==> flow/design.v (excerpt) <==
module median
#(
    parameter MEM_DATA_WIDTH = 32,
    parameter LUT_ADDR_WIDTH = 10,  
    parameter MEM_ADDR_WIDTH = 10,  
    parameter PIXEL_DATA_WIDTH = 8,
    parameter IMG_WIDTH  = 320,
    parameter IMG_HEIGHT = 320
)(
    input clk,  
    input rst_n,  
    input [31:0] word0,
    input [31:0] word1,
    input [31:0] word2,
    output [PIXEL_DATA_WIDTH-1:0] pixel1,
    output [PIXEL_DATA_WIDTH-1:0] pixel2,
    output [PIXEL_DATA_WIDTH-1:0] pixel3,
    output [PIXEL_DATA_WIDTH-1:0] pixel4,
    output [LUT_ADDR_WIDTH-1:0] raddr_a,
    output [LUT_ADDR_WIDTH-1:0] raddr_b,
    output [LUT_ADDR_WIDTH-1:0] raddr_c,
    output [MEM_ADDR_WIDTH-1:0] waddr
);
    wire [PIXEL_DATA_WIDTH-1:0] x2_y1;
    wire [PIXEL_DATA_WIDTH-1:0] x2_y0;
    wire [PIXEL_DATA_WIDTH-1:0] x2_ym1;
    wire [PIXEL_DATA_WIDTH-1:0] x1_y1;
    wire [PIXEL_DATA_WIDTH-1:0] x1_y0;
    wire [PIXEL_DATA_WIDTH-1:0] x1_ym1;
    wire [PIXEL_DATA_WIDTH-1:0] x0_y1;
    wire [PIXEL_DATA_WIDTH-1:0] x0_y0;
    wire [PIXEL_DATA_WIDTH-1:0] x0_ym1;
    wire [PIXEL_DATA_WIDTH-1:0] xm1_y1;
    wire [PIXEL_DATA_WIDTH-1:0] xm1_y0;
  ...
For scale: roughly 3100 cells after synthesis, about 130 flip-flops, ~170 I/O pins, about 0.023 sq mm of cells after synthesis.
clock: 20.1 ns
lec_check: 0
cap_margin: 20
core_margin: 6
core_utilization: 58
cts_cluster_diameter: 89
gpl_routability_driven: 0
gpl_timing_driven: 1
hold_slack_margin: -0.02
slew_margin: 20
run.sh (not shown) runs the stock make flow with config.mk's settings and CLKGATE_MAP_FILE=.
The baseline finished with negative setup slack left.
Edit:
- CORE_MARGIN: 6 -> 2
- CORE_UTILIZATION: 58 -> 39
- CTS_CLUSTER_DIAMETER: 89 -> 184
- CTS_CLUSTER_SIZE: default -> 100
- GPL_ROUTABILITY_DRIVEN: 0 -> default
- GPL_TIMING_DRIVEN: 1 -> default
- HOLD_SLACK_MARGIN: -0.02 -> default
- clock period: 20.1 -> 30.0 ns (I/O delays scaled with it)
Effect: The new run went through all stages and came out clean; final area went down by 16%; setup slack improves by 4.2 ns; area after synthesis does not change; non-clock buffer count went down by 492; utilization went down by 36 points; clock skew barely changes; hold slack degrades by 0.025 ns; first-iteration DRC count went down by 41%; register-to-register slack improves by 8.4 ns; wire length went down by 19%.
Edit:
- ABC_AREA: default -> 1
- CORE_UTILIZATION: 39 -> 41
- CTS_CLUSTER_DIAMETER: 184 -> 251
- CTS_CLUSTER_SIZE: 100 -> 14
- GPL_ROUTABILITY_DRIVEN: default -> 0
- PLACE_DENSITY_LB_ADDON: default -> 0.1
- SETUP_SLACK_MARGIN: default -> -1.39
After rerunning: The new run passed the timing, DRC and antenna checks. Routed wire length fell by 8.7%. Worst hold slack degrades by 0.016 ns. Count of clock-buffer cells in the layout rose by 2. Critical path depth fell by 9.
Edit:
- ABC_AREA: 1 -> default
- CAP_MARGIN: 20 -> 35
- CORE_UTILIZATION: 41 -> 40
- CTS_CLUSTER_DIAMETER: 251 -> 44
- CTS_CLUSTER_SIZE: 14 -> default
- GPL_ROUTABILITY_DRIVEN: 0 -> default
- PLACE_DENSITY_LB_ADDON: 0.1 -> default
- SETUP_SLACK_MARGIN: -1.39 -> 5.0
Effect:
- count of clock-buffer cells in the layout falls by 1
- fmax rises slightly
- via count rises by a little under a tenth
- design area rises by about a fifth
- sequential share of layout area falls by 1.7 points
Edit:
- ABC_AREA: default -> 1
- CELL_PAD_IN_SITES_DETAIL_PLACEMENT: default -> 2
- GPL_ROUTABILITY_DRIVEN: default -> 0
- HOLD_SLACK_MARGIN: default -> 0.23
- TNS_END_PERCENT: default -> 80
This time the run did not get past clock tree synthesis (4_1_cts). Area after synthesis came out lower by 4.5%. Synthesized cell count came out higher by 15%. Die area came out lower by 4.5%.
Edit:
- CAP_MARGIN: 35 -> 15
- CELL_PAD_IN_SITES_DETAIL_PLACEMENT: 2 -> default
- CELL_PAD_IN_SITES_GLOBAL_PLACEMENT: default -> 1
- CTS_CLUSTER_DIAMETER: 44 -> 181
- GPL_ROUTABILITY_DRIVEN: 0 -> default
- HOLD_SLACK_MARGIN: 0.23 -> default
- MAX_ROUTING_LAYER: default -> met4
- MIN_ROUTING_LAYER: default -> met1
- TNS_END_PERCENT: 80 -> default
After rerunning: The new run finished clean. Synthesized area does not change. Die area is unchanged. Synthesized cell count does not change.

median again, from the RTL that the note above started with.
clock: 19.3 ns
lec_check: 0
abc_area: 1
cap_margin: 20
core_margin: 2
core_utilization: 70
cts_cluster_diameter: 209
cts_cluster_size: 36
hold_slack_margin: 0.28
setup_slack_margin: -0.89
slew_margin: 20
The starting point finished but fails on negative setup slack.
Then changed:
Settings changed: ABC_AREA 1 to default, CORE_UTILIZATION 70 to 41, CTS_CLUSTER_DIAMETER 209 to default, CTS_CLUSTER_SIZE 36 to default, HOLD_SLACK_MARGIN 0.28 to default, SETUP_SLACK_MARGIN -0.89 to default.
Clock period 19.3 ns to 29.3 ns, I/O delays scaled along.
After rerunning: The new run produced a clean layout. Clock-buffer cell count stays the same. Sequential share of layout area shrinks by 0.33 points. Design area grows by 2.9%.
Then changed:
Settings changed: ABC_AREA from default to 1, CORE_UTILIZATION 41 to 52, CTS_CLUSTER_SIZE from default to 95.
Clock period 29.3 ns to 27.1 ns, I/O delays scaled along.
Critical path depth went down by 10.
Global-route usage rose by 5.2 points.
Cell count went up by 5.0%.
Final area came out lower by 7.3%.
First-iteration DRC count falls by 2.0%.
Wire length drops by 13%.
Via count barely changes.
Then changed:
Settings changed: CORE_UTILIZATION 52 to 59, CTS_CLUSTER_DIAMETER from default to 347.
Clock period 27.1 ns to 16.3 ns, I/O delays scaled along.
=> The changed run ran to the end with violations: negative setup slack. Area after synthesis is unchanged. Worst setup slack is worse by 4.3 ns. Routed wire length goes up by 23%. Final area went up by 21%. Sequential share of layout area shrinks by 2.2 points. Cell count goes up by 10%.

== v26 ==
median again, from the RTL that the note above started with.
Settings: LEC_CHECK=0, CAP_MARGIN=5, CORE_MARGIN=2, CORE_UTILIZATION=68, CTS_CLUSTER_DIAMETER=48, CTS_CLUSTER_SIZE=40, SETUP_SLACK_MARGIN=-0.48, SLEW_MARGIN=20; clock period 15.1 ns.
v26: it failed during detailed placement (3_5_place_dp), and the tool reported DPL-0033.
For v20, these inputs were changed with respect to v26:
# v26
export LEC_CHECK = 0
export CAP_MARGIN = 5
export CORE_MARGIN = 2
export CORE_UTILIZATION = 68
export CTS_CLUSTER_DIAMETER = 48
export CTS_CLUSTER_SIZE = 40
export SETUP_SLACK_MARGIN = -0.48
export SLEW_MARGIN = 20
create_clock -name core_clock -period 15.1 [get_ports {clk}]
# v20
export LEC_CHECK = 0
export CAP_MARGIN = 20
export CORE_MARGIN = 2
export CORE_UTILIZATION = 68
export CTS_CLUSTER_DIAMETER = 47
export CTS_CLUSTER_SIZE = 42
export SLEW_MARGIN = 20
create_clock -name core_clock -period 16.2 [get_ports {clk}]
## What came out
v20 terminated abnormally: clock tree synthesis (4_1_cts) reported DPL-0038.
On synthesized area, v26 tracks v20 almost exactly.
Comparing v20 against v26, there is no change at all in share of synthesized area spent on multiplexers.
Comparing v20 against v26, there is no change at all in area of the placeable core.
The die area on v26 is in line with that on v20.
[inputs] v24 vs v20
# v20
export LEC_CHECK = 0
export CAP_MARGIN = 20
export CORE_MARGIN = 2
export CORE_UTILIZATION = 68
export CTS_CLUSTER_DIAMETER = 47
export CTS_CLUSTER_SIZE = 42
export SLEW_MARGIN = 20
create_clock -name core_clock -period 16.2 [get_ports {clk}]
# v24
export LEC_CHECK = 0
export ABC_AREA = 1
export CAP_MARGIN = 20
export CORE_MARGIN = 2
export CORE_UTILIZATION = 72
export CTS_CLUSTER_DIAMETER = 66
export CTS_CLUSTER_SIZE = 10
export SLEW_MARGIN = 20
create_clock -name core_clock -period 12.4 [get_ports {clk}]
### Flow results
v24 is listed as incomplete: the tool reported an error in detailed placement (3_5_place_dp) and the run ended there.
Re number of synthesized register bits: no difference whatsoever between v24 and v20.
The higher synthesized cell count of v20 and v24 is in v24.
Compared to v20, v24 has die size 9.6% lower.
From v20 to v24 the numbers moved as follows: tally of unique sky130hd cells used after synthesis shows a reduction of about 40%; proportion of synthesized chip area in sequential cells shows an increase of 0.64 points; simple-gate portion of the synthesized area shows an increase of 12 points; post-synthesis average cell area shows a reduction of about 17%.
Total number of placement rows ended up 4.5% lower on v24 than on v20.
Relative to v24, the following input files were edited for v21:
# v24
export LEC_CHECK = 0
export ABC_AREA = 1
export CAP_MARGIN = 20
export CORE_MARGIN = 2
export CORE_UTILIZATION = 72
export CTS_CLUSTER_DIAMETER = 66
export CTS_CLUSTER_SIZE = 10
export SLEW_MARGIN = 20
create_clock -name core_clock -period 12.4 [get_ports {clk}]
# v21
export LEC_CHECK = 0
export CAP_MARGIN = 20
export CORE_MARGIN = 2
export CORE_UTILIZATION = 40
export SLEW_MARGIN = 20
create_clock -name core_clock -period 30.0 [get_ports {clk}]
==> results <==
v21: no failed stages, no open violations at the end
Horizontal die size for v21: about 36% up relative to v24
In v21 the share of synthesized area spent on multiplexers turned out 9.4 points higher than in v24.
Going from v24 to v21, the aoi/oai-family share of the synthesized area was found to have gone up by 7.1 points.
[compare] base=v24 new=v21: netlist area before placement moved up; height of the die rose by about 36%; number of nets at floorplan shows a reduction of about 11%.
From v24 to v21, number of port buffers did not move at all.
Looking at simple-gate area share of the yosys netlist, v21 sits below v24.
Of v21 and v24, the lower distinct cell type count after synthesis belongs to v24.
